==> v39 <==
==> flow/design.v <==
module APB_Slave#( parameter DWIDTH = 32, AWIDTH = 5)            
(   input                                      PCLK,             
    input                                   PRESETn,             
    input                                     PSELx,             
    input                                   PENABLE,             
    input                        [AWIDTH-1:0] PADDR,             
    input                                    PWRITE,             
    input                       [DWIDTH-1:0] PWDATA,             
    output reg                  [DWIDTH-1:0] PRDATA,             
    output                                   PREADY,             
    output                                   PSLVERR             
);  
    localparam                  [2:0] IDLE   = 3'b000;           
    localparam                  [2:0] READY  = 3'b001;           
    localparam                  [2:0] READ   = 3'b010;           
    localparam                  [2:0] WRITE  = 3'b011;           
    localparam                  [2:0] ERROR  = 3'b100;           
    reg                           [2:0] current_state;           
    reg                           [2:0]    next_state;           
    reg           [DWIDTH-1:0] mem_arr[2**AWIDTH-1:0];           
    wire          [AWIDTH-1:0]           base_address;           
    wire                                   PADDR_VALID;          
always @(posedge PCLK,negedge PRESETn)
    if(!PRESETn)
        current_state <= IDLE;  
    else
        current_state <= next_state;  
always @(*)
begin
    case(current_state)  
        IDLE : 
                next_state <= PSELx? READY:IDLE;  
        READY: 
                next_state <= !PSELx?                IDLE   
                            : !PADDR_VALID?         ERROR  
                            : !PENABLE?             READY  
                            : !PWRITE?              READ
                            :                       WRITE; 
        WRITE: 
                next_state <= !PSELx?                IDLE   
                            : !PENABLE?             READY  
                            :                       WRITE; 
        READ : 
                next_state <= !PSELx?                IDLE   
                            : !PENABLE?             READY  
                            :                       READ;  
        ERROR: 
                next_state <= PSELx&!PADDR_VALID?   ERROR  
                            : PSELx?                READY  
                            :                       IDLE;  
        default:
                next_state <= IDLE;
    endcase
end
always @(posedge PCLK)
begin
    if(current_state==READY && PSELx && PENABLE && PWRITE)
        mem_arr[PADDR] <= PWDATA;
end
always @(*)
begin
    if(current_state==READY && PSELx && PENABLE && !PWRITE)
        PRDATA = mem_arr[PADDR];
    else
        PRDATA = {DWIDTH{1'b0}};
end
    assign base_address[AWIDTH-1:0] = 'b0;
    assign PADDR_VALID = (PADDR>base_address) || (PADDR<(2**AWIDTH-1+base_address));
    assign PREADY= (current_state==READY);
    assign PSLVERR= (current_state==ERROR);
endmodule
==> flow/run.sh <==
#!/bin/bash
# the make line also repeats each setting of config.mk as NAME=value (left out here)
make -C /OpenROAD-flow-scripts/flow DESIGN_CONFIG=/design/flow/config.mk WORK_HOME=/design/flow/orfs CLKGATE_MAP_FILE= finish
==> flow/config.mk <==
export PLATFORM = sky130hd
export DESIGN_NAME = APB_Slave
export DESIGN_NICKNAME = APB_Slave
export VERILOG_FILES = /design/flow/design.v
export SDC_FILE = /design/flow/constraint.sdc
export NUM_CORES = 4
export LEC_CHECK = 0
export ABC_AREA = 1
export CAP_MARGIN = 20
export CELL_PAD_IN_SITES_DETAIL_PLACEMENT = 1
export CORE_ASPECT_RATIO = 0.52
export CORE_MARGIN = 2
export CORE_UTILIZATION = 37
export CTS_CLUSTER_SIZE = 46
export GPL_TIMING_DRIVEN = 0
export MAX_ROUTING_LAYER = met4
export PLACE_DENSITY_LB_ADDON = 0.24
export SETUP_SLACK_MARGIN = 0.18
export SLEW_MARGIN = 20
==> flow/constraint.sdc <==
create_clock -name core_clock -period 8.39 [get_ports {PCLK}]
set_input_delay 1.6780 -clock core_clock [delete_from_list [all_inputs] [get_ports {PCLK}]]
set_output_delay 1.6780 -clock core_clock [all_outputs]
set_load 0.01 [all_outputs]
==> v29 (differences from v39) <==
Settings changed: ABC_AREA 1 to unset, CAP_MARGIN 20 to 40, CELL_PAD_IN_SITES_DETAIL_PLACEMENT 1 to unset, CORE_ASPECT_RATIO 0.52 to unset, CORE_UTILIZATION 37 to 72, CTS_CLUSTER_SIZE 46 to 17, GPL_TIMING_DRIVEN 0 to unset, MAX_ROUTING_LAYER met4 to unset, PLACE_DENSITY_LB_ADDON 0.24 to 0.0, SETUP_SLACK_MARGIN 0.18 to -0.21.
==> flow/constraint.sdc (replaced) <==
create_clock -name core_clock -period 3.09 [get_ports {PCLK}]
set_input_delay 0.6180 -clock core_clock [delete_from_list [all_inputs] [get_ports {PCLK}]]
set_output_delay 0.6180 -clock core_clock [all_outputs]
set_load 0.01 [all_outputs]
==> results.yml <==
# synthesis and place-and-route metrics
die:
  taps: 696
  fp.dieH_um: 238
critical_path:
  cp.required_ns: 2.47
  crit_arrival_ns: 2.69
pwr:
  internal_power_mw: 22.4
  leakage_nw: 16.7
placed_design:
  place_ws_ns: -1.16
layout:
  nets: 2519
  signal_buffers: 379
  inverters: 2
final_timing:
  layout_setup_ws_ns: -0.223
  setup-violations-final: 32
clock_tree:
  clkTransAtPathRegs_ns: 0.06
  post_cts_resized: 162
yosys:
  simple_gate_share_pct: 2.18
  yosysSeqAreaShare_pct: 78.5
status:
  status: "finished with violations"
  violations: "negative setup slack"
route:
  routed_wl_mm: 101
global_route:
  use_met2_pct: 58.5
The numbers above come from v29.

==> results.yml <==
# synthesis and place-and-route metrics
layout:
  nets: 4289
  signal_buffers: 327
die:
  fp.dieH_um: 248
  taps: 1501
pwr:
  leakage_nw: 20.0
  internal_power_mw: 8.32
critical_path:
  cp.required_ns: 6.71
global_route:
  globalRouteOverflowTotal: 0
  use_met2_pct: 37.2
clock_tree:
  post_cts_resized: 0
  numCtsBuffers: 92
  clkTransAtPathRegs_ns: 0.07
final_timing:
  layout_setup_ws_ns: 0.378
  setup-violations-final: 0
yosys:
  simple_gate_share_pct: 24.5
placed_design:
  place_ws_ns: 0.617
status:
  status: "complete, no violations"
The numbers above come from v39.



==> inputs of run a <==
// APB_Slave: RTL as listed in full above, without the edits since
Settings: LEC_CHECK=0, CAP_MARGIN=20, CELL_PAD_IN_SITES_GLOBAL_PLACEMENT=2, CORE_MARGIN=2, CORE_UTILIZATION=40, CTS_CLUSTER_DIAMETER=230, GPL_ROUTABILITY_DRIVEN=0, HOLD_SLACK_MARGIN=0.07, MIN_ROUTING_LAYER=met2, SLEW_MARGIN=20; clock period 5.5 ns.
run.sh (not shown) runs the stock make flow with config.mk's settings and CLKGATE_MAP_FILE=.
==> run b: changes against run a <==
==> flow/config.mk (replaced) <==
export PLATFORM = sky130hd
export DESIGN_NAME = APB_Slave
export DESIGN_NICKNAME = APB_Slave
export VERILOG_FILES = /design/flow/design.v
export SDC_FILE = /design/flow/constraint.sdc
export NUM_CORES = 4
export LEC_CHECK = 0
export ABC_AREA = 1
export CAP_MARGIN = 20
export CELL_PAD_IN_SITES_DETAIL_PLACEMENT = 1
export CELL_PAD_IN_SITES_GLOBAL_PLACEMENT = 2
export CORE_ASPECT_RATIO = 1.49
export CORE_MARGIN = 2
export CORE_UTILIZATION = 37
export CTS_CLUSTER_SIZE = 46
export GPL_TIMING_DRIVEN = 0
export MAX_ROUTING_LAYER = met4
export PLACE_DENSITY_LB_ADDON = 0.24
export SETUP_SLACK_MARGIN = 0.27
export SLEW_MARGIN = 30
export TNS_END_PERCENT = 30
==> flow/constraint.sdc (replaced) <==
create_clock -name core_clock -period 5.57 [get_ports {PCLK}]
set_input_delay 1.1140 -clock core_clock [delete_from_list [all_inputs] [get_ports {PCLK}]]
set_output_delay 1.1140 -clock core_clock [all_outputs]
set_load 0.01 [all_outputs]
==> results <==
| item | run a | run b |
|---|---|---|
| Capture point of the worst path | PRDATA[20] | PRDATA[18] |
| Mapped Avg Cell Area | 18.47 um^2 | 10.54 um^2 |
| Final clock-cell share | 7.357% | 6.657% |
| Final core utilization | 47.17% | 44.30% |
| Fraction of power consumed by sequential logic | 52.4% | 51.3% |
| Global-route track usage on met2 | 38.20% | 46.06% |
| Number of placement rows | 115 | 151 |
| DP Area | 0.04293 mm^2 | 0.04693 mm^2 |
| Horizontal die size | 317.6 um | 281.3 um |
| Stage-log warning count | 26 | 29 |
| Number of port buffers | 75 | 73 |
| Power of the clock network | 7.17 mW | 7.05 mW |
| Worst-case setup slack after placement | 0.2889 ns | -0.4667 ns |
| Reported leakage power | 15.76 nW | 20.38 nW |
| Count of routing violations after the opening detailed-route iteration | 4591 | 2043 |
| Post-CTS repair timing setup buffer count | 0 | 2 |
| Result of the run | finished clean | finished clean |
| Worst Path Arrival | 4.24 ns | 4.16 ns |
| Slack of the critical path | 0.1588 ns | 0.2982 ns |
| Floorplan net count | 2172 | 4061 |
| Routed via count | 26598 | 28981 |
| Vertical die dimension | 317.6 um | 417.1 um |
No activity file was given, so power comes from the tool's default toggle rates.
